==> flow/design.v (excerpt) <==
module cordic (
    input clk,
    input rst_n,
    input start,
    input [15:0] angle,
    output reg [15:0] cos,
    output reg [15:0] sin
);
clock: 11.3 ns
lec_check: 0
abc_area: 1
cap_margin: 15
cell_pad_in_sites_detail_placement: 0
core_aspect_ratio: 0.5
core_margin: 2
core_utilization: 72
cts_cluster_diameter: 254
cts_cluster_size: 72
gpl_routability_driven: 1
max_routing_layer: met5
min_routing_layer: met1
place_density_lb_addon: 0.0
setup_slack_margin: 1.16
slew_margin: 25
run.sh (not shown) runs the stock make flow with config.mk's settings and CLKGATE_MAP_FILE=.
The starting point ran to the end with violations: negative setup slack.
Then changed:
Settings changed: CORE_ASPECT_RATIO 0.5 to 0.66, CTS_CLUSTER_DIAMETER 254 to 197, CTS_CLUSTER_SIZE 72 to 41, HOLD_SLACK_MARGIN set to -0.08, MAX_ROUTING_LAYER met5 to met4, PLACE_DENSITY_LB_ADDON 0.0 to unset, SLEW_MARGIN 25 to 20.
Clock period 11.3 ns to 9.71 ns, I/O delays scaled along.
Effect:
- The new run reached the layout checks and failed them: negative setup slack
- clock power goes up by 18%
- area after synthesis stays the same
- first-iteration DRC count goes down by 9.8%
- flip-flop count stays the same
- worst setup slack got worse by 1500 ps
- die area hardly moves
- final cell count goes up by 0.94%
- wire length goes up by about 0.8%
Then changed:
Settings changed: CTS_CLUSTER_SIZE 41 to 72, HOLD_SLACK_MARGIN -0.08 to unset, PLACE_DENSITY_LB_ADDON set to 0.01, SLEW_MARGIN 20 to 25.
Clock period 9.71 ns to 11.3 ns, I/O delays scaled along.
Outcome: The changed run completed and failed the layout checks on negative setup slack; critical path depth is unchanged; final area shrinks by 0.61%; via count went down by 0.98%; sequential power went down by 8.7%; combinational power falls by 19%.
Then changed:
Settings changed: ABC_AREA 1 to unset, CORE_ASPECT_RATIO 0.66 to 0.5, CORE_UTILIZATION 72 to 46, CTS_CLUSTER_SIZE 72 to 96, MAX_ROUTING_LAYER met4 to met5, PLACE_DENSITY_LB_ADDON 0.01 to 0.06, TNS_END_PERCENT set to 20.
Clock period 11.3 ns to 15.8 ns, I/O delays scaled along.
The changed run passed the timing, design-rule and antenna checks.
Combinational power falls by 45%.
Routed wire length falls by 8.0%.
Flip-flop count is unchanged.
Hold slack improved by 18 ps.

## nickel
Starting RTL as in the previous note.
clock: 12.7 ns
lec_check: 0
cap_margin: 20
core_margin: 2
core_utilization: 70
cts_cluster_diameter: 232
cts_cluster_size: 35
place_density_lb_addon: 0.0
slew_margin: 20
nickel completed end to end; final checks failed (negative setup slack).
### nickel -> violet
diff --git a/flow/config.mk b/flow/config.mk
--- a/flow/config.mk
+++ b/flow/config.mk
@@ -8,7 +8,4 @@
 export CAP_MARGIN = 20
 export CORE_MARGIN = 2
-export CORE_UTILIZATION = 70
-export CTS_CLUSTER_DIAMETER = 232
-export CTS_CLUSTER_SIZE = 35
-export PLACE_DENSITY_LB_ADDON = 0.0
+export CORE_UTILIZATION = 40
 export SLEW_MARGIN = 20
==> flow/constraint.sdc <==
create_clock -name core_clock -period 16.0 [get_ports {clk}]
set_input_delay 3.2000 -clock core_clock [delete_from_list [all_inputs] [get_ports {clk}]]
set_output_delay 3.2000 -clock core_clock [all_outputs]
set_load 0.01 [all_outputs]
### Flow results
violet completed end to end with timing, DRC and antenna clean.
The routed metal-1 wirelength in violet was higher than what nickel gave.
As far as synthesized cell count goes, violet and nickel are indistinguishable; the numbers are identical.
Per the comparison of violet with nickel, data-path buffer share of cell area in the final layout now sits lower; critical path's largest stage delay now sits lower; total power density per cell area now sits lower; final non-filler cell total now sits higher; setup slack on the worst flop-to-flop path now sits higher.
Taking nickel as the reference, in violet combined flip-flop and latch cell area comparable; area growth from synthesis to final layout went down by 7.5 points; met3 global-route usage lost 3.2 points; worst setup slack after placement has increased.
[inputs] juniper vs violet
diff --git a/flow/config.mk b/flow/config.mk
--- a/flow/config.mk
+++ b/flow/config.mk
@@ -6,6 +6,13 @@
 export NUM_CORES = 4
 export LEC_CHECK = 0
-export CAP_MARGIN = 20
+export CAP_MARGIN = 30
+export CORE_ASPECT_RATIO = 1.45
 export CORE_MARGIN = 2
 export CORE_UTILIZATION = 40
+export GPL_ROUTABILITY_DRIVEN = 0
+export GPL_TIMING_DRIVEN = 0
+export HOLD_SLACK_MARGIN = 0.11
+export MAX_ROUTING_LAYER = met5
+export MIN_ROUTING_LAYER = met2
+export SETUP_SLACK_MARGIN = 1.09
 export SLEW_MARGIN = 20
Notes after the runs:
- Hold slack delta for juniper relative to violet: 6.8 ps lower
- On total routing resource utilization after global routing: between violet and juniper, it ends up higher for juniper.
- Die size delta (juniper -> violet): insignificant
- violet → juniper: wire length increased 44%; ratio of final minimum period to clock period went down 1.6 points; total vias in the final route rose by 6,112.
- juniper gives more total power of the final layout than violet did.
- juniper ran to completion and came out clean on the timing, design-rule and antenna checks.
- Share of the final layout cell area in sequential cells ends up higher on violet.
- The post-CTS repair timing setup buffer count of juniper exceeds that of violet by 31.
## Diff of input files: quartz against juniper
==> flow/config.mk <==
export PLATFORM = sky130hd
export DESIGN_NAME = cordic
export DESIGN_NICKNAME = cordic
export VERILOG_FILES = /design/flow/design.v
export SDC_FILE = /design/flow/constraint.sdc
export NUM_CORES = 4
export LEC_CHECK = 0
export CAP_MARGIN = 20
export CORE_MARGIN = 2
export CORE_UTILIZATION = 40
export SLEW_MARGIN = 20
==> flow/constraint.sdc <==
create_clock -name core_clock -period 15.5 [get_ports {clk}]
set_input_delay 3.1000 -clock core_clock [delete_from_list [all_inputs] [get_ports {clk}]]
set_output_delay 3.1000 -clock core_clock [all_outputs]
set_load 0.01 [all_outputs]
Findings:
Summary of quartz over juniper: met3 demand-to-capacity share in global routing fell 45 points; post-cts sizing count down 202; number of antenna violations at the first check in global routing went down.
Leakage power figure (higher): juniper
As of quartz, post-detailed-placement cell area had fallen by a few percent compared to juniper.
Top achievable clock speed of quartz is on par with juniper.

cordic again, from the RTL that the note above started with.
clock: 9.06 ns
lec_check: 0
abc_area: 1
cap_margin: 20
core_aspect_ratio: 0.5
core_margin: 2
core_utilization: 72
cts_cluster_diameter: 348
cts_cluster_size: 100
place_density: 0.37
setup_slack_margin: 2.64
slew_margin: 20
tns_end_percent: 10
The starting point finished but fails on setup timing.
Next try:
Settings changed: CORE_ASPECT_RATIO 0.5 to default, SETUP_SLACK_MARGIN 2.64 to default.
Clock period 9.06 ns to 10.0 ns, I/O delays scaled along.
Result: The changed run finished but fails on setup timing; final area falls by 2.2%; clock-buffer cell count stays the same; sequential power decreases by 6.9%; power decreases by 14%; sequential cell count is unchanged; fmax goes up by 2.8%.
Next try:
Settings changed: CTS_CLUSTER_DIAMETER 348 to 364, PLACE_DENSITY 0.37 to 0.39, SETUP_SLACK_MARGIN from default to -0.66, TNS_END_PERCENT 10 to default.
Clock period 10.0 ns to 9.44 ns, I/O delays scaled along.
The new run finished with setup timing left.
Hold slack stays flat.
Worst setup slack got worse by 0.73 ns.
Die size is unchanged.

cordic again, from the RTL that the note above started with.
export LEC_CHECK = 0
export CAP_MARGIN = 20
export CORE_MARGIN = 2
export CORE_UTILIZATION = 72
export CTS_CLUSTER_DIAMETER = 228
export CTS_CLUSTER_SIZE = 74
export PLACE_DENSITY_LB_ADDON = 0.0
export SETUP_SLACK_MARGIN = 1.3
export SLEW_MARGIN = 20
export TNS_END_PERCENT = 75
create_clock -name core_clock -period 14.0 [get_ports {clk}]
The first run reached the layout checks and failed them: negative setup slack.
Rerun with:
Settings changed: CORE_UTILIZATION 72 to 15, CTS_CLUSTER_DIAMETER 228 to unset, CTS_CLUSTER_SIZE 74 to unset, PLACE_DENSITY_LB_ADDON 0.0 to unset, SETUP_SLACK_MARGIN 1.3 to unset, TNS_END_PERCENT 75 to unset.
Clock period 14.0 ns to 20.4 ns, I/O delays scaled along.
Effect: The changed run produced a clean layout; via count drops by roughly a tenth; setup slack improved by 4.7 ns; utilization went down by 66 points; synthesized cell count does not change; final area drops slightly.
Rerun with:
Settings changed: CORE_UTILIZATION 15 to 65, CTS_CLUSTER_DIAMETER set to 232.
Clock period 20.4 ns to 12.7 ns, I/O delays scaled along.
Now the flow finished but fails on negative setup slack.
Sequential cell count does not change.
Worst setup slack got worse by 5.7 ns.
Non-clock buffer count grows by 130.
Hold slack loses 0.0085 ns.
Core utilization rises by 58 points.
Via count is higher by about 7.5%.
Rerun with:
Settings changed: ABC_AREA set to 1, CORE_UTILIZATION 65 to 69, CTS_CLUSTER_DIAMETER 232 to unset.
Clock period 12.7 ns to 20.4 ns, I/O delays scaled along.
What happened: This time the run completed with no timing, DRC or antenna violations. Power decreases by 45%. Wire length shrinks by 8.3%. Worst setup slack improved by 5.8 ns. Via count decreases by about 3.6%.

The RTL this note starts from:
==> flow/design.v <==
module fa(
    input a,
    input b,
    input cin,
    output s,
    output cout
);
    assign s = a ^ b  ^ cin;
    assign cout = (a & b) ^ (cin & (a ^ b));
endmodule
module ha(
    input a,
    input b,
    output s,
    output cout
);
    assign s = a ^ b;
    assign cout = a & b;
endmodule
module basic_unit_ha_and(
    input in_x,
    input in_a,
    input in_b,
    output s,
    output cout
);
    wire in_y;
    assign in_y = in_a & in_b;
    assign s = in_x ^ in_y;
    assign cout = in_x & in_y;
endmodule
module basic_unit_fa_and(
    input in_x,
    input in_a,
    input in_b,
    input cin,
    output s,
    output cout
);
    wire in_y;
    assign in_y = in_a & in_b;
    assign s = in_x ^ in_y ^ cin;
    assign cout = (in_x & in_y) ^ (cin & (in_x ^ in_y));
endmodule
module adder_16bit(
    input   [15:0] a,
    input   [15:0] b,
    output  [15:0] out
);
    wire [15:0] s;
    wire [15:0] cout;
    ha i_ha_0 (.a(a[0]), .b(b[0]), .s(s[0]), .cout(cout[0]));
    generate 
        genvar i_adder;
        for(i_adder=1; i_adder<16; i_adder=i_adder+1) begin: adder_for_bits
            fa i_fa (.a(a[i_adder]), .b(b[i_adder]), .cin(cout[i_adder-1]), .s(s[i_adder]), .cout(cout[i_adder]));
        end
    endgenerate
    assign out[15:0] = s[15:0];
endmodule
module lut(
    input [3:0] index,
    output reg [15:0] ei_radian,
    output reg [15:0] tanei
);
    always@(*)
    begin
        case(index)
        4'b0000: begin
            ei_radian = 16'b0000000000000000;
            tanei = 16'h0000;
        end
        4'b0001: begin
            ei_radian = 16'b0110010010000111;
            tanei = 16'h8000;
        end
        4'b0010: begin
            ei_radian = 16'b0011101101011000;
            tanei = 16'h4000;
        end
        4'b0011: begin
            ei_radian = 16'b0001111101011011;
            tanei = 16'h2000;
        end
        4'b0100: begin
            ei_radian = 16'b0000111111101010;
            tanei = 16'h1000;
        end
        4'b0101: begin
            ei_radian = 16'b0000011111111101;
            tanei = 16'h0800;
        end
        4'b0110: begin
            ei_radian = 16'b0000001111111111;
            tanei = 16'h0400;
        end
        4'b0111: begin
            ei_radian = 16'b0000000111111111;
            tanei = 16'h0200;
        end
        4'b1000: begin
            ei_radian = 16'b0000000011111111;
            tanei = 16'h0100;
        end
        4'b1001: begin
            ei_radian = 16'b0000000001111111;
            tanei = 16'h0080;
        end
        4'b1010: begin
            ei_radian = 16'b0000000000111111;
            tanei = 16'h0040;
        end
        4'b1011: begin
            ei_radian = 16'b0000000000011111;
            tanei = 16'h0020;
        end
        4'b1100: begin
            ei_radian = 16'b0000000000001111;
            tanei = 16'h0010;
        end
        4'b1101: begin
            ei_radian = 16'b0000000000000111;
            tanei = 16'h0008;
        end
        4'b1110: begin
            ei_radian = 16'b0000000000000011;
            tanei = 16'h0004;
        end
        4'b1110: begin
            ei_radian = 16'b0000000000000001;
            tanei = 16'h0002;
        end
        default: begin
            ei_radian = 16'b0000000000000000;
            tanei = 16'h0000;
        end
        endcase
    end
endmodule
module add_or_sub_unit(
    input neg,
    input [15:0] ei_radian,
    input [15:0] inner_angle,
    output [15:0] new_inner_angle
);
    wire [15:0] signed_ei_radian;
    assign signed_ei_radian = neg ? {{~{ei_radian}+1}} : ei_radian;
    adder_16bit i_adder_16b_0 (.a(signed_ei_radian), .b(inner_angle), .out(new_inner_angle));
endmodule
module unsigned_unit_first_line(
    input [15:0] in_a,
    input  in_b,
    output [15:0] s
);
    generate
        genvar i_and;
        for(i_and=0;i_and<16;i_and=i_and+1) begin: unsigned_unit_second_line_generate
            assign s[i_and] = in_a[i_and] & in_b;
        end
    endgenerate
endmodule
module unsigned_unit_second_line(
    input [15:0] in_x,
    input [15:0] in_a,
    input  in_b,
    output [15:0] s,
    output [15:0] cout
);
    generate
        genvar i_buh;
        for(i_buh=0;i_buh<16;i_buh=i_buh+1) begin: unsigned_unit_second_line_generate
            basic_unit_ha_and   i_buha  (.in_x(in_x[i_buh]), .in_a(in_a[i_buh]), .in_b(in_b), .s(s[i_buh]), .cout(cout[i_buh]));
        end
    endgenerate
endmodule
module unsigned_unit_line(
    input [15:0] in_x,
    input [15:0] in_a,
    input  in_b,
    input [15:0] cin,
    output [15:0] s,
    output [15:0] cout
);
    generate
        genvar i_buf;
        for(i_buf=0;i_buf<16;i_buf=i_buf+1) begin: unsigned_unit_second_line_generate
            basic_unit_fa_and   i_bufa  (.in_x(in_x[i_buf]), .in_a(in_a[i_buf]), .in_b(in_b), .cin(cin[i_buf]), .s(s[i_buf]), .cout(cout[i_buf]));
        end
    endgenerate
endmodule
module multiply_and_add_unit(
    input [15:0] in,
    input [15:0] a,
    input [15:0] b,
    input neg,
    output [15:0] out
);
    wire [15:0] s_line [15:0];
    wire [15:0] cout_line [15:1];
    unsigned_unit_first_line    i_bul_0 (.in_a(a), .in_b(b[0]), .s(s_line[0]));
    unsigned_unit_second_line   i_bul_1 (.in_x({1'b0, s_line[0][15:1]}), .in_a(a), .in_b(b[1]), .s(s_line[1]), .cout(cout_line[1]));
    unsigned_unit_line          i_bul_2 (.in_x({1'b0, s_line[1][15:1]}), .in_a(a), .in_b(b[2]), .cin(cout_line[1]), .s(s_line[2]), .cout(cout_line[2]));
    generate
        genvar i_bul_mac;
        for(i_bul_mac=2;i_bul_mac<16;i_bul_mac=i_bul_mac+1) begin: unsigned_unit_line_generate
            unsigned_unit_line  i_bul_mac_unit (.in_x({1'b0, s_line[i_bul_mac-1][15:1]}), .in_a(a), .in_b(b[i_bul_mac]), .cin(cout_line[i_bul_mac-1]), .s(s_line[i_bul_mac]), .cout(cout_line[i_bul_mac]));
        end
    endgenerate
    wire [31:0] product_32b;
    generate
        genvar i_s;
        for(i_s=0;i_s<16;i_s=i_s+1) begin: unsigned_output_low_generate
            assign product_32b[i_s] = s_line[i_s][0];
        end
    endgenerate
    adder_16bit i_adder_16b_0 (.a({s_line[15][15:0]}), .b(cout_line[15]), .out(product_32b[31:16]));
    wire [15:0] pos_or_neg;
    assign pos_or_neg = neg ? {{~{product_32b[31:16]}+1}} : {product_32b[31:16]};
    adder_16bit i_adder_16b_1 (.a(in), .b(pos_or_neg), .out(out));
endmodule
module cordic (
    input clk,
    input rst_n,
    input start,
    input [15:0] angle,
    output reg [15:0] cos,
    output reg [15:0] sin
);
    reg [15:0] sampled_angle;
    reg [15:0] inner_angle;
    reg working;
    reg [3:0] state;
    wire [15:0] ei_radian;
    wire [15:0] tanei;
    wire [15:0] new_inner_angle;
    wire [15:0] new_sin;
    wire [15:0] new_cos;
    wire neg;
    always@(posedge clk or negedge rst_n) begin
        if (!rst_n == 1'b1) begin
            sampled_angle <= 16'b0;
        end
        else begin
            if (start == 1'b1) begin
                sampled_angle <= angle;
            end
            else begin
                sampled_angle <= sampled_angle;
            end
        end
    end
    always@(posedge clk or negedge rst_n) begin
        if (!rst_n == 1'b1) begin
            inner_angle <= 16'b0;
        end
        else begin
            if (start == 1'b1) begin
                inner_angle <= 16'b0;
            end
            else begin
                inner_angle <= new_inner_angle;
            end
        end
    end
    always@(posedge clk or negedge rst_n) begin
        if (!rst_n == 1'b1) begin
            working <= 1'b0;
        end
        else begin
            if (start == 1'b1) begin
                working <= 1'b1;
            end
            else begin
                if (state == 4'b1111) begin
                    working <= 1'b0;
                end
                else begin
                    working <= working;
                end
            end
        end
    end
    always@(posedge clk or negedge rst_n) begin
        if (!rst_n == 1'b1) begin
            state <= 4'b0;
        end
        else begin
            if (start == 1'b1) begin
                state <= 4'b0;
            end
            else begin
                if (working == 1'b0) begin
                    state <= 4'b0;
                end
                else begin
                    state <= state + 1;
                end
            end
        end
    end
    always@(posedge clk or negedge rst_n) begin
        if (!rst_n == 1'b1) begin
            sin <= 16'b0;
        end
        else begin
            if (start == 1'b1) begin
                sin <= 16'b0;
            end
            else begin
                if (working == 1'b0) begin
                    sin <= sin;
                end
                else begin
                    sin <= new_sin;
                end
            end
        end
    end
    always@(posedge clk or negedge rst_n) begin
        if (!rst_n == 1'b1) begin
            cos <= 16'b0;
        end
        else begin
            if (start == 1'b1) begin
                cos <= 16'b0100110110111010;
            end
            else begin
                if (working == 1'b0) begin
                    cos <= cos;
                end
                else begin
                    cos <= new_cos;
                end
            end
        end
    end
    lut i_lut_0 (.index(state), .ei_radian(ei_radian),  .tanei(tanei));
    assign neg = (inner_angle <= sampled_angle) ? 0 : 1;
    add_or_sub_unit i_aoru (.neg(neg), .ei_radian(ei_radian), .inner_angle(inner_angle), .new_inner_angle(new_inner_angle));
    multiply_and_add_unit i_mac_cos (.in(cos), .a(tanei), .b(sin), .neg(~neg), .out(new_cos));
    multiply_and_add_unit i_mac_sin (.in(sin), .a(tanei), .b(cos), .neg(neg), .out(new_sin));
endmodule
clock: 16.0 ns
lec_check: 0
cap_margin: 20
core_margin: 2
core_utilization: 40
gpl_routability_driven: 0
gpl_timing_driven: 0
max_routing_layer: met4
slew_margin: 20
==> next run, changes <==
ABC_AREA = 1   (was not set)
CORE_ASPECT_RATIO = 0.5   (was not set)
CTS_CLUSTER_DIAMETER = 398   (was not set)
CTS_CLUSTER_SIZE = 99   (was not set)
GPL_ROUTABILITY_DRIVEN = not set   (was 0)
GPL_TIMING_DRIVEN = not set   (was 0)
MAX_ROUTING_LAYER = not set   (was met4)
SETUP_SLACK_MARGIN = -1.59   (was not set)
TNS_END_PERCENT = 100   (was not set)
Via count fell by 8.6%.
Clock-buffer cell count went up by 2.
Fmax stays flat.
Combinational power shrinks by 14%.
Non-clock buffer count went down by 137.
Total power decreases by 12%.
Area after synthesis decreases by 5.6%.
Worst setup slack is worse by 0.039 ns.
Design area came out lower by 9.3%.
Sequential cell count does not change.
Wire length drops by 18%.
Power and IR drop assume default switching activity.
